==> flow/design.v (excerpt) <==
module cache(
    input  wire         clk,
    input  wire         resetn,
    input  wire         valid,
    input  wire         op,
    input  wire [ 2: 0] index,
    input  wire [24: 0] tag,
    input  wire [ 3: 0] offset,
    input  wire [ 3: 0] wstrb,
    input  wire [31: 0] wdata,
    output wire         addr_ok,
    output wire         data_ok,
    output wire [31: 0] rdata,
    output wire         rd_req,
    output wire [ 2: 0] rd_type,
    output wire [31: 0] rd_addr,
    input  wire         rd_rdy,
    input  wire         ret_valid,
    input  wire         ret_last,
    input  wire [31: 0] ret_data,
    output wire         wr_req,
    output wire [ 2: 0] wr_type,
    output wire [31: 0] wr_addr,
    output wire [ 3: 0] wr_wstrb,
    output wire [127:0] wr_data,
    input  wire         wr_rdy
);
Size in the first run: about 5,900 cells after synthesis, roughly 2,600 flip-flops.
make LEC_CHECK=0 CAP_MARGIN=25 CELL_PAD_IN_SITES_DETAIL_PLACEMENT=1 CORE_MARGIN=2 CORE_UTILIZATION=40 CTS_CLUSTER_DIAMETER=107 GPL_TIMING_DRIVEN=0 PLACE_DENSITY_LB_ADDON=0.03 SLEW_MARGIN=20 finish   # period 4.44 ns
run.sh (not shown) runs the stock make flow with config.mk's settings and CLKGATE_MAP_FILE=.
The starting point produced a layout that fails on setup timing.
Rerun with:
CAP_MARGIN = 5   (was 25)
CELL_PAD_IN_SITES_DETAIL_PLACEMENT = unset   (was 1)
CORE_UTILIZATION = 72   (was 40)
CTS_CLUSTER_DIAMETER = unset   (was 107)
GPL_TIMING_DRIVEN = unset   (was 0)
HOLD_SLACK_MARGIN = 0.24   (was unset)
PLACE_DENSITY = 0.65   (was unset)
PLACE_DENSITY_LB_ADDON = unset   (was 0.03)
SETUP_SLACK_MARGIN = -0.55   (was unset)
clock period = 5.54 ns   (was 4.44 ns; I/O delays follow)
Result:
- The new run completed, yet does not pass: setup timing
- worst setup slack improved by 720 ps
- cell area decreases by 7.1%
- via count increases by 2.0%
- clock skew stays flat
- total power decreases by about 26%
Rerun with:
CAP_MARGIN = 20   (was 5)
CELL_PAD_IN_SITES_DETAIL_PLACEMENT = 2   (was unset)
CORE_UTILIZATION = 40   (was 72)
GPL_TIMING_DRIVEN = 1   (was unset)
HOLD_SLACK_MARGIN = unset   (was 0.24)
MIN_ROUTING_LAYER = met1   (was unset)
PLACE_DENSITY = unset   (was 0.65)
SETUP_SLACK_MARGIN = unset   (was -0.55)
clock period = 8.0 ns   (was 5.54 ns; I/O delays follow)
After rerunning: This time the run went through all stages and came out clean; clock power fell by about a fifth; sequential power fell by a quarter to a third; cell area rose slightly; total power fell by a quarter to a third; critical path depth is unchanged; sequential share of layout area fell by 0.67 points.
Rerun with:
CELL_PAD_IN_SITES_DETAIL_PLACEMENT = unset   (was 2)
CORE_UTILIZATION = 64   (was 40)
GPL_TIMING_DRIVEN = unset   (was 1)
MIN_ROUTING_LAYER = unset   (was met1)
clock period = 6.55 ns   (was 8.0 ns; I/O delays follow)
=>
- The changed run went through all stages and came out clean
- core utilization rises by 28 points
- combinational power rises by 14%
- flip-flop count does not change
Rerun with:
CORE_ASPECT_RATIO = 0.88   (was unset)
CORE_UTILIZATION = 70   (was 64)
CTS_CLUSTER_SIZE = 21   (was unset)
HOLD_SLACK_MARGIN = 0.3   (was unset)
SETUP_SLACK_MARGIN = 1.14   (was unset)
TNS_END_PERCENT = 5   (was unset)
clock period = 4.24 ns   (was 6.55 ns; I/O delays follow)
Outcome: Now the flow completed, yet does not pass: setup timing; die area came out lower by 8.5%; worst setup slack gets worse by 1500 ps; cell count went up by 3.2%; wire length went up by 22%; synthesized cell count is unchanged; final area rose by 5.5%.
Rerun with:
CORE_ASPECT_RATIO = unset   (was 0.88)
CORE_UTILIZATION = 72   (was 70)
CTS_CLUSTER_DIAMETER = 26   (was unset)
HOLD_SLACK_MARGIN = unset   (was 0.3)
SETUP_SLACK_MARGIN = 1.13   (was 1.14)
TNS_END_PERCENT = unset   (was 5)
clock period = 4.23 ns   (was 4.24 ns; I/O delays follow)
This time the run ended with an error in clock tree synthesis, error DPL-0033. Synthesized area is unchanged. Synthesized cell count does not change. Die size decreases by a few percent.

---

== JK ==
cache again, from the RTL that the note above started with.
Design cache, start of the top module:
module cache(
    input  wire         clk,
    input  wire         resetn,
    input  wire         valid,
    input  wire         op,
    input  wire [ 2: 0] index,
    input  wire [24: 0] tag,
    input  wire [ 3: 0] offset,
    input  wire [ 3: 0] wstrb,
    input  wire [31: 0] wdata,
    output wire         addr_ok,
    output wire         data_ok,
    output wire [31: 0] rdata,
    output wire         rd_req,
    output wire [ 2: 0] rd_type,
    output wire [31: 0] rd_addr,
    input  wire         rd_rdy,
    input  wire         ret_valid,
    input  wire         ret_last,
    input  wire [31: 0] ret_data,
    output wire         wr_req,
    output wire [ 2: 0] wr_type,
    output wire [31: 0] wr_addr,
    output wire [ 3: 0] wr_wstrb,
    output wire [127:0] wr_data,
    input  wire         wr_rdy
);
parameter idle = 3'b000,lookup = 3'b001,miss = 3'b010,replace = 3'b011,refill = 3'b100;
reg op_reg; 
reg [ 2:0] index_reg;
reg [24:0] tag_reg;
reg [ 3:0] offset_reg;
reg [ 3:0] wstrb_reg;
reg [31:0] wdata_reg;
reg [2:0] state_main;
wire way0_hit;
wire way1_hit;
wire cache_hit;
wire [31:0] way0_load_word;
wire [31:0] way1_load_word;
wire load_res;
wire random; 
wire replace_data;
wire replace_tag;
wire replace_v;
wire replace_d;
reg [1:0] return_num;
reg w_way_reg;
reg [2:0] w_index_reg;
reg [3:0] w_offset_reg;
reg [3:0] w_wstrb_reg;
reg [31:0] w_data_reg;
wire [24:0] way0_tag;
wire way0_v;
wire wea_tagv0;
wire [2:0] addra_tagv0;
wire [25:0] dina_tagv0;
assign wea_tagv0 = ret_valid & ret_last & ~replace_way;
assign addra_tagv0 = ({3{state_main == lookup  || state_main == idle}} & index)
  ...
clock: 8.14 ns
lec_check: 0
cap_margin: 20
core_margin: 2
core_utilization: 40
slew_margin: 20
JK was carried through to the last stage, and its layout satisfied the timing, DRC and antenna checks.
What MS does differently from JK at the input level:
-- flow/config.mk --
<<< JK, line 9
export CORE_MARGIN = 2
export CORE_UTILIZATION = 40
export SLEW_MARGIN = 20
>>> MS, line 9
export CORE_MARGIN = 2
export CORE_UTILIZATION = 70
export CTS_CLUSTER_SIZE = 25
export HOLD_SLACK_MARGIN = 0.3
export SETUP_SLACK_MARGIN = 1.15
export SLEW_MARGIN = 20
==> flow/constraint.sdc <==
create_clock -name core_clock -period 4.29 [get_ports {clk}]
set_input_delay 0.8580 -clock core_clock [delete_from_list [all_inputs] [get_ports {clk}]]
set_output_delay 0.8580 -clock core_clock [all_outputs]
set_load 0.01 [all_outputs]
Results
[MS] flow finished | final checks: failed | reasons: setup timing
Combinational fraction of design power: MS vs JK up 2.6 points
MS: layout filler cell count about 70% below JK
MS: sum of met3 wire segment lengths after detailed routing higher than JK

---

## build 21
cache again, from the RTL that the note above started with.
export LEC_CHECK = 0
export CAP_MARGIN = 5
export CELL_PAD_IN_SITES_DETAIL_PLACEMENT = 1
export CORE_MARGIN = 3
export CORE_UTILIZATION = 41
export CTS_CLUSTER_DIAMETER = 191
export GPL_TIMING_DRIVEN = 1
export MIN_ROUTING_LAYER = met1
export PLACE_DENSITY_LB_ADDON = 0.29
export SLEW_MARGIN = 20
export TNS_END_PERCENT = 55
create_clock -name core_clock -period 7.7 [get_ports {clk}]
Edits applied to the flow inputs when going from build 21 to build 44:
Settings: PLACE_DENSITY newly set to 0.64; CAP_MARGIN changed from 5 to 20; CELL_PAD_IN_SITES_DETAIL_PLACEMENT removed (was 1); MIN_ROUTING_LAYER removed (was met1); SETUP_SLACK_MARGIN newly set to 1.65; CORE_UTILIZATION changed from 41 to 72; TNS_END_PERCENT removed (was 55); GPL_TIMING_DRIVEN removed (was 1); CTS_CLUSTER_DIAMETER removed (was 191); PLACE_DENSITY_LB_ADDON removed (was 0.29); CORE_MARGIN changed from 3 to 2; CTS_CLUSTER_SIZE newly set to 32; the clock period (ns, I/O delays scaled along) changed from 7.7 to 5.54.
==> comparison <==
Build 44 | ERROR | 5_1_grt
As far as flip-flop and latch count after synthesis goes, build 44 and build 21 are indistinguishable; the numbers are identical.
Compare build 21 and build 44 | instance area after placement higher: build 44
Measured against each other, build 21 and build 44 differ in count of standard-cell rows, the higher figure coming from build 21.
The die used by build 44 is smaller than the one used by build 21.
Compared with build 21, placeable core area in build 44 decreased by more than a quarter.
Diff build 44..build 21 | yosys stat chip area | negligible
Between build 44 and build 21, the post-synthesis instance total figures differ only marginally.
Changes in build 72 relative to build 44:
Settings: setting CTS_CLUSTER_DIAMETER to 317 for the first time; changing CTS_CLUSTER_SIZE from 32 to 25; changing CORE_UTILIZATION from 72 to 70; setting TNS_END_PERCENT to 5 for the first time; removing PLACE_DENSITY (formerly 0.64); changing SETUP_SLACK_MARGIN from 1.65 to 1.15; changing the clock period (ns, I/O delays scaled along) from 5.54 to 4.29.
Of build 44 and build 72, only build 44 fails to reach the end of the flow. Build 72 completed end to end; final checks failed (setup timing). As far as cell count after synthesis goes, build 44 and build 72 are indistinguishable; the numbers are identical. [build 72] post-cts repair resize count fell 48% relative to build 44. In the reports for build 44 and build 72, the smaller chip area belongs to build 44. The run showing the smaller x dimension of the die is build 44. Summary — placement-stage worst setup slack, build 72 relative to build 44: lower, by 1300 ps. On area after detailed placement, build 44 tracks build 72 almost exactly. Number of placed instances, taps included of build 72 exceeds that of build 44 by a few percent.
Input changes introduced in build 17 (baseline for comparison: build 72):
Settings: changing CAP_MARGIN from 20 to 35; changing SETUP_SLACK_MARGIN from 1.15 to 0.76; setting ABC_AREA to 1 for the first time; changing CORE_UTILIZATION from 70 to 40; setting MIN_ROUTING_LAYER to met1 for the first time; removing TNS_END_PERCENT (formerly 5); setting CELL_PAD_IN_SITES_DETAIL_PLACEMENT to 2 for the first time; removing CTS_CLUSTER_DIAMETER (formerly 317); setting HOLD_SLACK_MARGIN to 0.3 for the first time; changing CTS_CLUSTER_SIZE from 25 to 13; setting GPL_TIMING_DRIVEN to 1 for the first time; changing the clock period (ns, I/O delays scaled along) from 4.29 to 4.4.
### Flow results
- Build 17 did not make it past 5_1_grt, where a tool error ended it.
- Taking build 17 as 1.0, build 72 lands at 0.58 on number of cells in Yosys stat.
- Between build 72 and build 17, the flow reports area of the die increasing by more than half.
- Relative to build 72, the area of the placeable core measured on build 17 has increased by more than half.
- Relative to build 72, the post-synthesis share of cell area spent on and, or, nand and nor gates of build 17 is higher by 10 points.
- For the synthesis area per yosys, build 17 came in about 2.3% higher than build 72 did.
## Diff of input files: build 26 against build 17
Settings: ABC_AREA removed (was 1); CTS_CLUSTER_DIAMETER newly set to 191; PLACE_DENSITY_LB_ADDON newly set to 0.29; CELL_PAD_IN_SITES_DETAIL_PLACEMENT changed from 2 to 1; HOLD_SLACK_MARGIN removed (was 0.3); TNS_END_PERCENT newly set to 55; SETUP_SLACK_MARGIN removed (was 0.76); CAP_MARGIN changed from 35 to 25; CORE_MARGIN changed from 2 to 3; CTS_CLUSTER_SIZE removed (was 13); GPL_TIMING_DRIVEN changed from 1 to 0; the clock period (ns, I/O delays scaled along) changed from 4.4 to 7.7.
### Flow results
- Compared with build 17, build 26 shows a lower die boundary width.
- Number of buffers added on ports: build 26 < build 17
- Build 26 against build 17: count of unique library cells instantiated by Yosys climbed 82%; initial core utilization barely changed.
- Build 26 | stages: all done | timing, DRC, antenna: all pass
- Compound-gate portion of the synthesized area, build 17 and build 26: smaller value in build 26
- Per the comparison of build 26 with build 17, synthesized cell count shrank by 4184, number of buffers created by CTS saw a decrease, netlist area before placement decreased by 0.0025 mm^2 relative to the old numbers.
- Share of the synthesized netlist area taken by xor and xnor gates in build 26 vs build 17: up 0.38 points
- | chip area | build 26 vs build 17 | better |
Changes in build 5 relative to build 26:
Settings: MIN_ROUTING_LAYER no longer set, was met1; CORE_UTILIZATION now 72, was 40; CELL_PAD_IN_SITES_DETAIL_PLACEMENT no longer set, was 1; CORE_MARGIN now 2, was 3; CTS_CLUSTER_SIZE now 53, previously not set; HOLD_SLACK_MARGIN now -0.1, previously not set; CTS_CLUSTER_DIAMETER no longer set, was 191; GPL_TIMING_DRIVEN no longer set, was 0; PLACE_DENSITY_LB_ADDON no longer set, was 0.29; CAP_MARGIN now 20, was 25; PLACE_DENSITY now 0.64, previously not set; TNS_END_PERCENT no longer set, was 55; the clock period (ns, I/O delays scaled along) now 5.54, was 7.7.
==> results <==
Build 5 finished every stage; the final checks, however, were not passed, the failures being setup timing. Reported net switching power delta for build 5 relative to build 26: about 30% higher. Changes observed in build 5 relative to build 26: non-clock buffer count fell 50, final area down 2.0%, final critical-path setup slack lost 180 ps, number of standard-cell rows in the floorplan went down by about 25%, initial antenna violation count went down 24. Changes observed in build 5 relative to build 26: static leakage rose 1.1%, clock-pin slew on the worst setup and hold paths about even, aggregate global-route resource usage rose 18 points, register bit total from synthesis about even.
No activity file was given, so power comes from the tool's default toggle rates.
